==> 02-03 <==
## convolution_stage2
module convolution_stage2 (
          in1,
          in2,
          in3,
          in4,
          in5,
          in6,
          in7,
          in8,
          clk,
          rst,
          start,
          conv_out
  );
make LEC_CHECK=0 CAP_MARGIN=20 CORE_MARGIN=2 CORE_UTILIZATION=70 CTS_CLUSTER_DIAMETER=200 CTS_CLUSTER_SIZE=40 SETUP_SLACK_MARGIN=-0.98 SLEW_MARGIN=40 finish   # period 11.9 ns
run.sh (not shown) runs the stock make flow with config.mk's settings and CLKGATE_MAP_FILE=.
==> 01-06: changes against 02-03 <==
Settings changed: CORE_UTILIZATION 70 to 24, CTS_CLUSTER_DIAMETER 200 to not set, CTS_CLUSTER_SIZE 40 to not set, SETUP_SLACK_MARGIN -0.98 to not set, SLEW_MARGIN 40 to 20.
==> flow/constraint.sdc (replaced) <==
create_clock -name core_clock -period 13.5 [get_ports {clk}]
set_input_delay 2.7000 -clock core_clock [delete_from_list [all_inputs] [get_ports {clk}]]
set_output_delay 2.7000 -clock core_clock [all_outputs]
set_load 0.01 [all_outputs]
==> 05-11: changes against 02-03 <==
Settings changed: CORE_UTILIZATION 70 to 58, CTS_CLUSTER_DIAMETER 200 to not set, CTS_CLUSTER_SIZE 40 to not set, SETUP_SLACK_MARGIN -0.98 to not set, SLEW_MARGIN 40 to 20.
==> flow/constraint.sdc (replaced) <==
create_clock -name core_clock -period 10.0 [get_ports {clk}]
set_input_delay 2.0000 -clock core_clock [delete_from_list [all_inputs] [get_ports {clk}]]
set_output_delay 2.0000 -clock core_clock [all_outputs]
set_load 0.01 [all_outputs]
==> 01-26: changes against 02-03 <==
Settings changed: CORE_UTILIZATION 70 to 68, CTS_CLUSTER_DIAMETER 200 to not set, CTS_CLUSTER_SIZE 40 to not set, SETUP_SLACK_MARGIN -0.98 to -0.12, SLEW_MARGIN 40 to 20.
==> impl_metrics.yaml <==
# yosys + openroad results
global_routing:
  use_met2_pct: 99.5
  met1_usage_pct: 81.9
  grt.total_usage_pct: 86.2
  overflow: 800
floorplan:
  dieArea_um2: 92200
  die_w_um: 304
  core-area_um2: 88600
  chipHeight_um: 304
  initial_utilization_pct: 70.9
placement:
  dp_cells: 10212
  dpl-instance-area_um2: 81000
  dp_hpwl_mm: 206
  pre_cts_ws_ns: -1.52
outcome:
  lastStage: "global routing"
  outcome: "stopped before the end"
  error: "[ERROR GRT-0232] Routing congestion too high. Check the congestion heatmap in the GUI."
cts:
  cts_setup_buffers: 3
The numbers above come from 02-03.

==> impl_metrics.yaml <==
# synthesis and place-and-route metrics
floorplan:
  rows: 120
  chipHeight_um: 333
  initial_utilization_pct: 58.6
  die_w_um: 333
  core-area_um2: 107000
sta:
  setup_viol: 6
  setup_slack_ns: -2.32
global_routing:
  grt.total_usage_pct: 39.1
cts:
  cts_setup_buffers: 24
outcome:
  violations: "setup timing"
  outcome: "complete, but fails checks"
placement:
  dp_cells: 10466
  pre_cts_ws_ns: -2.63
  dp_hpwl_mm: 195
  gp_congestion: 1.02
finish:
  clk_share_pct: 0.0896
The numbers above come from 05-11.

==> impl_metrics.yaml <==
# synthesis and place-and-route metrics
floorplan:
  core-area_um2: 260000
  initial_utilization_pct: 24.2
  chipHeight_um: 516
placement:
  pre_cts_ws_ns: -0.577
  dp_cells: 11906
outcome:
  outcome: "timing/DRC/antenna clean"
cts:
  cts_setup_buffers: 3
global_routing:
  use_met2_pct: 30.9
  met1_usage_pct: 23.3
The numbers above come from 01-06.

==> impl_metrics.yaml <==
# yosys + openroad results
outcome:
  outcome: "stopped before the end"
  lastStage: "global routing"
  error: "[ERROR GRT-0116] Global routing finished with congestion. Check the congestion regions in the DRC Viewer."
global_routing:
  grt.total_usage_pct: 57.9
  met1_usage_pct: 59.6
floorplan:
  dieArea_um2: 94800
  die_w_um: 308
  initial_utilization_pct: 68.5
  core-area_um2: 91700
placement:
  dp_cells: 10208
cts:
  cts_setup_buffers: 43
The numbers above come from 01-26.


==> v18 <==
Starting RTL as in the previous note.
Settings: LEC_CHECK=0, ABC_AREA=0, CAP_MARGIN=20, CORE_ASPECT_RATIO=1.43, CORE_MARGIN=2, CORE_UTILIZATION=70, GPL_ROUTABILITY_DRIVEN=0, GPL_TIMING_DRIVEN=1, MAX_ROUTING_LAYER=met5, PLACE_DENSITY=0.67, SETUP_SLACK_MARGIN=1.91, SLEW_MARGIN=25, TNS_END_PERCENT=95; clock period 10.2 ns.
==> inputs of v3, as changes to v18 <==
- CORE_ASPECT_RATIO: 1.43 -> 0.5
- CORE_MARGIN: 2 -> 4
- CORE_UTILIZATION: 70 -> 48
- CTS_CLUSTER_DIAMETER: unset -> 331
- CTS_CLUSTER_SIZE: unset -> 43
- GPL_ROUTABILITY_DRIVEN: 0 -> 1
- HOLD_SLACK_MARGIN: unset -> 0.06
- PLACE_DENSITY: 0.67 -> 0.79
- SETUP_SLACK_MARGIN: 1.91 -> 3.0
- TNS_END_PERCENT: 95 -> 15
==> notes <==
- v3 reached the layout checks and failed them: negative setup slack. v18 died in global routing.
- Between v3 and v18, the lower die area is in v18 (gap 49%, measured against v18).
- In synthesized cell count, v3 and v18 do not differ.
- In synthesized area, v3 and v18 do not differ.

==> branch lagoon: inputs <==
convolution_stage2 again, from the RTL that the note above started with.
==> flow/design.v (excerpt) <==
module convolution_stage2 (
          in1,
          in2,
          in3,
          in4,
          in5,
          in6,
          in7,
          in8,
          clk,
          rst,
          start,
          conv_out
  );
Settings: LEC_CHECK=0, ABC_AREA=0, CAP_MARGIN=20, CORE_ASPECT_RATIO=0.94, CORE_MARGIN=2, CORE_UTILIZATION=65, CTS_CLUSTER_DIAMETER=230, CTS_CLUSTER_SIZE=43, GPL_ROUTABILITY_DRIVEN=1, GPL_TIMING_DRIVEN=1, HOLD_SLACK_MARGIN=-0.04, MAX_ROUTING_LAYER=met5, SETUP_SLACK_MARGIN=0.21, SLEW_MARGIN=25, TNS_END_PERCENT=95; clock period 7.48 ns.
==> branch sierra: changes against branch lagoon <==
Settings changed: ABC_AREA 0 to not set, CORE_ASPECT_RATIO 0.94 to not set, CORE_UTILIZATION 65 to 40, CTS_CLUSTER_DIAMETER 230 to not set, CTS_CLUSTER_SIZE 43 to not set, GPL_ROUTABILITY_DRIVEN 1 to not set, GPL_TIMING_DRIVEN 1 to not set, HOLD_SLACK_MARGIN -0.04 to not set, MAX_ROUTING_LAYER met5 to not set, SETUP_SLACK_MARGIN 0.21 to not set, SLEW_MARGIN 25 to 20, TNS_END_PERCENT 95 to not set.
==> flow/constraint.sdc (replaced) <==
create_clock -name core_clock -period 13.5 [get_ports {clk}]
set_input_delay 2.7000 -clock core_clock [delete_from_list [all_inputs] [get_ports {clk}]]
set_output_delay 2.7000 -clock core_clock [all_outputs]
set_load 0.01 [all_outputs]
==> out/metrics.csv <==
metric,value,unit
firstDrtPassIters,6,
status,timing/DRC/antenna clean,
grt_start_max_net_pins,74,
vias_per_cell,5.25,
warnings,26,
placedCellCount,10100,
critPathBufInv,9,
place_ws,-0.0414,ns
grtUsageTotal,27.4,%
tapCellCount,2058,
worstPathMaxFanout,34,
grt_pass1_wl,337000,microns
num_antenna_cells,22,
That was branch sierra.
==> out/metrics.csv <==
metric,value,unit
status,finished with violations,
so_faults,setup timing,
worstPathMaxFanout,2,
grt_start_max_net_pins,51,
placedCellCount,10400,
worst_slack,-4.56,ns
setup_viol,7,
firstDrtPassIters,8,
critPathBufInv,8,
place_ws,-4.60,ns
grt_pass1_wl,362000,microns
vias_per_cell,6.09,
That was branch lagoon.

==> trial 43: inputs <==
convolution_stage2 again, from the RTL that the note above started with.
Settings: LEC_CHECK=0, ABC_AREA=1, CAP_MARGIN=20, CELL_PAD_IN_SITES_GLOBAL_PLACEMENT=3, CORE_ASPECT_RATIO=1.43, CORE_MARGIN=2, CORE_UTILIZATION=60, CTS_CLUSTER_SIZE=48, GPL_ROUTABILITY_DRIVEN=0, GPL_TIMING_DRIVEN=0, HOLD_SLACK_MARGIN=0.2, MAX_ROUTING_LAYER=met4, MIN_ROUTING_LAYER=met1, PLACE_DENSITY=0.49, SETUP_SLACK_MARGIN=-0.19, SLEW_MARGIN=25, TNS_END_PERCENT=95; clock period 14.5 ns.
==> trial 67 (differences from trial 43) <==
==> flow/config.mk (replaced) <==
export PLATFORM = sky130hd
export DESIGN_NAME = convolution_stage2
export DESIGN_NICKNAME = convolution_stage2
export VERILOG_FILES = /design/flow/design.v
export SDC_FILE = /design/flow/constraint.sdc
export NUM_CORES = 4
export LEC_CHECK = 0
export CAP_MARGIN = 20
export CORE_MARGIN = 2
export CORE_UTILIZATION = 40
export SLEW_MARGIN = 20
==> flow/constraint.sdc (replaced) <==
create_clock -name core_clock -period 14.0 [get_ports {clk}]
set_input_delay 2.8000 -clock core_clock [delete_from_list [all_inputs] [get_ports {clk}]]
set_output_delay 2.8000 -clock core_clock [all_outputs]
set_load 0.01 [all_outputs]
==> build 44 (differences from trial 43) <==
==> flow/config.mk (replaced) <==
export PLATFORM = sky130hd
export DESIGN_NAME = convolution_stage2
export DESIGN_NICKNAME = convolution_stage2
export VERILOG_FILES = /design/flow/design.v
export SDC_FILE = /design/flow/constraint.sdc
export NUM_CORES = 4
export LEC_CHECK = 0
export ABC_AREA = 0
export CAP_MARGIN = 20
export CORE_ASPECT_RATIO = 0.71
export CORE_MARGIN = 2
export CORE_UTILIZATION = 70
export GPL_ROUTABILITY_DRIVEN = 0
export GPL_TIMING_DRIVEN = 1
export MAX_ROUTING_LAYER = met5
export PLACE_DENSITY = 0.67
export SETUP_SLACK_MARGIN = -0.47
export SLEW_MARGIN = 25
export TNS_END_PERCENT = 95
==> flow/constraint.sdc (replaced) <==
create_clock -name core_clock -period 7.61 [get_ports {clk}]
set_input_delay 1.5220 -clock core_clock [delete_from_list [all_inputs] [get_ports {clk}]]
set_output_delay 1.5220 -clock core_clock [all_outputs]
set_load 0.01 [all_outputs]
==> deck_impl_summary.md <==
Key Metrics from the Run

Status
  • Run status: did not finish
  • Last stage reached: global placement without I/O (3_1_place_gp_skip_io)
  • Tool Error: [ERROR GPL-0301] Utilization 135.293 % exceeds 100%.

Yosys
  • Post-Synthesis Mean Instance Area: 6.99 um2
  • Commonest cells post-synth: sky130_fd_sc_hd__inv_1 (2264), sky130_fd_sc_hd__nand2_1 (1830), sky130_fd_sc_hd__nor2_1 (1275)
  • Cell Type Count: 39
  • Simple Share, Synth: 24.1%
  • Total cells reported by yosys after synthesis: about 9500
  • Most frequent cell after synthesis: sky130_fd_sc_hd__inv_1
  • Compound Share, Synth: just over 6%

Floorplanning
  • Fp_density: 60.3%
  • Placeable Area: 110000 um2
-- figures above: trial 43

==> deck_impl_summary.md <==
Key Metrics from the Run

Status
  • Tool Error: [ERROR GRT-0232] Routing congestion too high. Check the congestion heatmap in the GUI.
  • Last stage reached: global routing (5_1_grt)
  • Run status: did not finish

Yosys
  • Simple Share, Synth: between 10% and 20%
  • Commonest cells post-synth: sky130_fd_sc_hd__ha_1 (1266), sky130_fd_sc_hd__inv_1 (1245), sky130_fd_sc_hd__and3_1 (1092)
  • Compound Share, Synth: 6.29%
-- figures above: build 44

==> deck_impl_summary.md <==
Flow Results at a Glance

Status
  • Run status: complete, no violations

Yosys
  • Compound Share, Synth: 6.29%
  • Post-Synthesis Mean Instance Area: a little under 9 um2
  • Count of flip-flops with a built-in enable after synthesis: 0
  • Total cells reported by yosys after synthesis: roughly 7200

Floorplanning
  • Placeable Area: about 160000 um2
-- figures above: trial 67


==> inputs of sierra <==
convolution_stage2 again, from the RTL that the note above started with.
## convolution_stage2
module convolution_stage2 (
          in1,
          in2,
          in3,
          in4,
          in5,
          in6,
          in7,
          in8,
          clk,
          rst,
          start,
          conv_out
  );
clock: 7.48 ns
lec_check: 0
abc_area: 0
cap_margin: 20
core_aspect_ratio: 0.94
core_margin: 2
core_utilization: 58
gpl_routability_driven: 0
gpl_timing_driven: 1
max_routing_layer: met5
place_density: 0.49
setup_slack_margin: 0.21
slew_margin: 25
tns_end_percent: 95
==> inputs of cedar, as changes to sierra <==
ABC_AREA = not set   (was 0)
CORE_ASPECT_RATIO = not set   (was 0.94)
CORE_UTILIZATION = 45   (was 58)
GPL_ROUTABILITY_DRIVEN = not set   (was 0)
GPL_TIMING_DRIVEN = 0   (was 1)
MAX_ROUTING_LAYER = not set   (was met5)
PLACE_DENSITY = not set   (was 0.49)
SETUP_SLACK_MARGIN = not set   (was 0.21)
SLEW_MARGIN = 20   (was 25)
TNS_END_PERCENT = not set   (was 95)
==> flow/constraint.sdc (replaced) <==
create_clock -name core_clock -period 14.0 [get_ports {clk}]
set_input_delay 2.8000 -clock core_clock [delete_from_list [all_inputs] [get_ports {clk}]]
set_output_delay 2.8000 -clock core_clock [all_outputs]
set_load 0.01 [all_outputs]
==> inputs of harbor, as changes to sierra <==
ABC_AREA = not set   (was 0)
CORE_ASPECT_RATIO = not set   (was 0.94)
CORE_UTILIZATION = 68   (was 58)
CTS_CLUSTER_SIZE = 41   (was not set)
GPL_ROUTABILITY_DRIVEN = not set   (was 0)
GPL_TIMING_DRIVEN = not set   (was 1)
MAX_ROUTING_LAYER = not set   (was met5)
PLACE_DENSITY = not set   (was 0.49)
SETUP_SLACK_MARGIN = not set   (was 0.21)
SLEW_MARGIN = 20   (was 25)
TNS_END_PERCENT = not set   (was 95)
==> flow/constraint.sdc (replaced) <==
create_clock -name core_clock -period 12.2 [get_ports {clk}]
set_input_delay 2.4400 -clock core_clock [delete_from_list [all_inputs] [get_ports {clk}]]
set_output_delay 2.4400 -clock core_clock [all_outputs]
set_load 0.01 [all_outputs]
==> summary of the runs <==
- Between sierra and harbor, the lower critical path depth is in harbor (gap 1).
- Wire length, lowest first: sierra, harbor, cedar.
- sierra ran to the end with violations: setup timing. harbor completed and failed the layout checks on setup timing. cedar produced a layout that fails on antenna rules, setup timing.
- The lowest global-route usage belongs to sierra, the highest to harbor.
- Of cedar and harbor, harbor has the higher non-clock buffer count (gap 811).
- In synthesized cell count, cedar and harbor do not differ.
- Clock-buffer cell count is the same in cedar and harbor.
- Sequential cell count is the same in harbor and sierra.
- Final area: cedar < harbor < sierra.

==> run a: inputs <==
convolution_stage2 again, from the RTL that the note above started with.
Settings: LEC_CHECK=0, ABC_AREA=1, CAP_MARGIN=35, CELL_PAD_IN_SITES_DETAIL_PLACEMENT=2, CORE_ASPECT_RATIO=1.96, CORE_MARGIN=2, CORE_UTILIZATION=48, CTS_CLUSTER_DIAMETER=339, GPL_ROUTABILITY_DRIVEN=0, GPL_TIMING_DRIVEN=0, MAX_ROUTING_LAYER=met5, SETUP_SLACK_MARGIN=0.7, SLEW_MARGIN=5, TNS_END_PERCENT=5; clock period 14.0 ns.
==> run b: changes against run a <==
--- a/flow/config.mk
+++ b/flow/config.mk
@@ -9,3 +9,2 @@
 export CAP_MARGIN = 35
-export CELL_PAD_IN_SITES_DETAIL_PLACEMENT = 2
 export CORE_ASPECT_RATIO = 1.96
@@ -13,8 +12,5 @@
 export CORE_UTILIZATION = 48
-export CTS_CLUSTER_DIAMETER = 339
-export GPL_ROUTABILITY_DRIVEN = 0
 export GPL_TIMING_DRIVEN = 0
 export MAX_ROUTING_LAYER = met5
-export SETUP_SLACK_MARGIN = 0.7
-export SLEW_MARGIN = 5
-export TNS_END_PERCENT = 5
+export SETUP_SLACK_MARGIN = -1.28
+export SLEW_MARGIN = 25
==> run c: changes against run a <==
==> flow/config.mk (replaced) <==
export PLATFORM = sky130hd
export DESIGN_NAME = convolution_stage2
export DESIGN_NICKNAME = convolution_stage2
export VERILOG_FILES = /design/flow/design.v
export SDC_FILE = /design/flow/constraint.sdc
export NUM_CORES = 4
export LEC_CHECK = 0
export CAP_MARGIN = 20
export CORE_MARGIN = 2
export CORE_UTILIZATION = 71
export CTS_CLUSTER_SIZE = 47
export MAX_ROUTING_LAYER = met4
export SETUP_SLACK_MARGIN = 0.65
export SLEW_MARGIN = 20
==> flow/constraint.sdc (replaced) <==
create_clock -name core_clock -period 11.9 [get_ports {clk}]
set_input_delay 2.3800 -clock core_clock [delete_from_list [all_inputs] [get_ports {clk}]]
set_output_delay 2.3800 -clock core_clock [all_outputs]
set_load 0.01 [all_outputs]
==> results <==
Run c did not get past global routing (GRT-0232). Run a did not get past detailed placement on DPL-0033. Run b completed, yet does not pass: negative setup slack.
Area after synthesis: run c is lower than run b (about 5.6%).
In synthesized cell count, run b and run a do not differ.
Die size is the same in run b and run a.
==> figures <==
item                                                                      run a           run c                     run b
Place WS                                                                      -        -1.18 ns                  -3.07 ns
Most numerous cell in the Yosys netlist                                   inv_1            ha_1                     inv_1
Number of standard cells after synthesis                                   9524            7243                      9524
Resized Gates After CTS                                                       -              46                        34
Die span in y                                                            525 um          301 um                    525 um
Placed cells                                                                  -           10100                     12200
Synthesized-area fraction occupied by and/or/nand/nor cells               0.241           0.196                     0.241
CTS HTree Levels                                                              -               1                         1
Total cell area at the placement stage                                        -    0.0806 sq mm              0.0785 sq mm
Number of cells in Yosys stat                                              9524            7243                      9524
Pre-Place Util                                                            0.483           0.714                     0.483
Fraction of the mapped netlist area in adder cells                        0.536           0.568                     0.536
Clk sinks                                                                     -               8                         8
Max Root-Sink Buffers                                                         -               2                         2
Proportion of synthesized chip area in sequential cells                 0.00241         0.00255                   0.00241
Status                                                           did not finish  did not finish  finished with violations
Last stage reached                                           detailed placement  global routing                         -
Layout check failures                                                         -               -      negative setup slack
Dominant cell area share                                                  0.298           0.316                     0.298
